build 53:
Design color_centroid, start of the top module:
module color_centroid
  (
    input         clk,
    input         rst,           
    input  [2:0]  rgbfilter,     
    input         new_frame_i,   
    output [14:0] orig_addr,
    input  [11:0] orig_pxl,
    output        proc_we,
    output [14:0] proc_addr,
    output [11:0] proc_pxl,
    output [7:0]  centroid,
    output        new_centroid,
    output [2:0]  proximity
  );
Size in the first run: roughly 400 flip-flops, ~73 I/O pins, roughly 0.021 mm^2 of cells after synthesis.
Settings: LEC_CHECK=0, CAP_MARGIN=0, CORE_ASPECT_RATIO=1.04, CORE_MARGIN=2, CORE_UTILIZATION=72, HOLD_SLACK_MARGIN=-0.05, MIN_ROUTING_LAYER=met1, PLACE_DENSITY=0.63, SETUP_SLACK_MARGIN=-0.25, SLEW_MARGIN=40; clock period 3.17 ns.
run.sh (not shown) runs the stock make flow with config.mk's settings and CLKGATE_MAP_FILE=.
Complete run, failing final checks: build 53, reason setup timing.
The inputs of build 38 differ from those of build 53 as listed below.
Settings: CTS_CLUSTER_SIZE: unset -> 10; CORE_ASPECT_RATIO: 1.04 -> unset; CTS_CLUSTER_DIAMETER: unset -> 64; CAP_MARGIN: 0 -> 20; HOLD_SLACK_MARGIN: -0.05 -> unset; SETUP_SLACK_MARGIN: -0.25 -> 0.82; MIN_ROUTING_LAYER: met1 -> unset; PLACE_DENSITY: 0.63 -> unset; the clock period (ns, I/O delays scaled along): 3.17 -> 2.79.
## What came out
- Build 38 did not make it past clock tree synthesis (4_1_cts), where a tool error ended it.
- Finished, but not clean: build 53, with setup timing.
- Placed instance area of build 38 exceeds that of build 53 slightly.
- From build 53 to build 38 the numbers moved as follows: vertical die dimension dropped about 2%; number of rows in the core area went down; mapped cell area ~0 delta.
Input changes introduced in build 82 (baseline for comparison: build 38):
Settings: SETUP_SLACK_MARGIN removed (was 0.82); CTS_CLUSTER_DIAMETER removed (was 64); CORE_UTILIZATION changed from 72 to 53; SLEW_MARGIN changed from 40 to 20; CTS_CLUSTER_SIZE removed (was 10); the clock period (ns, I/O delays scaled along) changed from 2.79 to 5.31.
==> results <==
- Build 82 ends up with higher number of cell rows than build 38 does.
- Of build 38 and build 82, just one finished clean: build 82.
- Compared to build 38, build 82 was floorplanned on a bigger die.
- When build 82 is measured against build 38, its width of the die turns out about 16% higher.
[inputs] build 66 vs build 82
Settings: a change of CORE_UTILIZATION from 53 to 72; an added ABC_AREA of 1; a change of the clock period (ns, I/O delays scaled along) from 5.31 to 3.6.
- Compared with build 82, in build 66 maximum operating frequency moved up; area of the chip moved down; share of the final layout cell area in multi-input gates moved down.
- Taking build 82 as the reference, in build 66 met1 capacity usage during global routing shows an increase of 14 points; average size of a mapped cell saw a decrease; length in cells of the worst reg-to-reg path increased by about 14% relative to the old numbers; switching power moved down.
- For the peak supply drop, build 66 came in 36% higher than build 82 did.
- Comparing build 66 and build 82, the lower met3 layer wire length in the routed design is on build 82.

========
Starting RTL as in the previous note.
Design color_centroid, start of the top module:
module color_centroid
  (
    input         clk,
    input         rst,           
    input  [2:0]  rgbfilter,     
    input         new_frame_i,   
    output [14:0] orig_addr,
    input  [11:0] orig_pxl,
    output        proc_we,
    output [14:0] proc_addr,
    output [11:0] proc_pxl,
    output [7:0]  centroid,
    output        new_centroid,
    output [2:0]  proximity
  );
clock: 10.0 ns
lec_check: 0
cap_margin: 10
core_margin: 2
core_utilization: 54
cts_cluster_diameter: 100
slew_margin: 25
Edit:
Settings changed: CAP_MARGIN 10 to 20, CORE_UTILIZATION 54 to 57, CTS_CLUSTER_DIAMETER 100 to not set, SLEW_MARGIN 25 to 20.
Clock period 10.0 ns to 2.95 ns, I/O delays scaled along.
The new run completed and failed the layout checks on negative setup slack.
Sequential cell count is unchanged.
Design area grows by a little under a tenth.
Worst hold slack gets worse by 0.18 ns.
Final cell count grows by a few percent.
Maximum frequency grows by well over a third.
Power grows to 3.5 times its value.
Count of clock-buffer cells in the layout grows by 5.
Wire length grows by a little under a tenth.
Edit:
Settings changed: CORE_UTILIZATION 57 to 70.
Clock period 2.95 ns to 7.55 ns, I/O delays scaled along.
After rerunning:
- The new run produced a clean layout
- clock power shrinks by 60%
- sequential share of layout area grows by 3.7 points
- worst setup slack gains 3.1 ns
- via count shrinks by 2.4%
- core utilization grows by 8.8 points
- final area shrinks by 8.7%
- sequential power shrinks by 61%
Edit:
Settings changed: CAP_MARGIN 20 to 0, CORE_UTILIZATION 70 to 40, MAX_ROUTING_LAYER set to met4.
Clock period 7.55 ns to 10.0 ns, I/O delays scaled along.
- combinational power goes down by about a fifth
- routed wire length is higher slightly
- total power went down by a quarter to a third
- non-clock buffer count rose by 4
- sequential power fell by a quarter to a third
- worst hold slack is worse by 0.013 ns
Power and IR drop assume default switching activity.
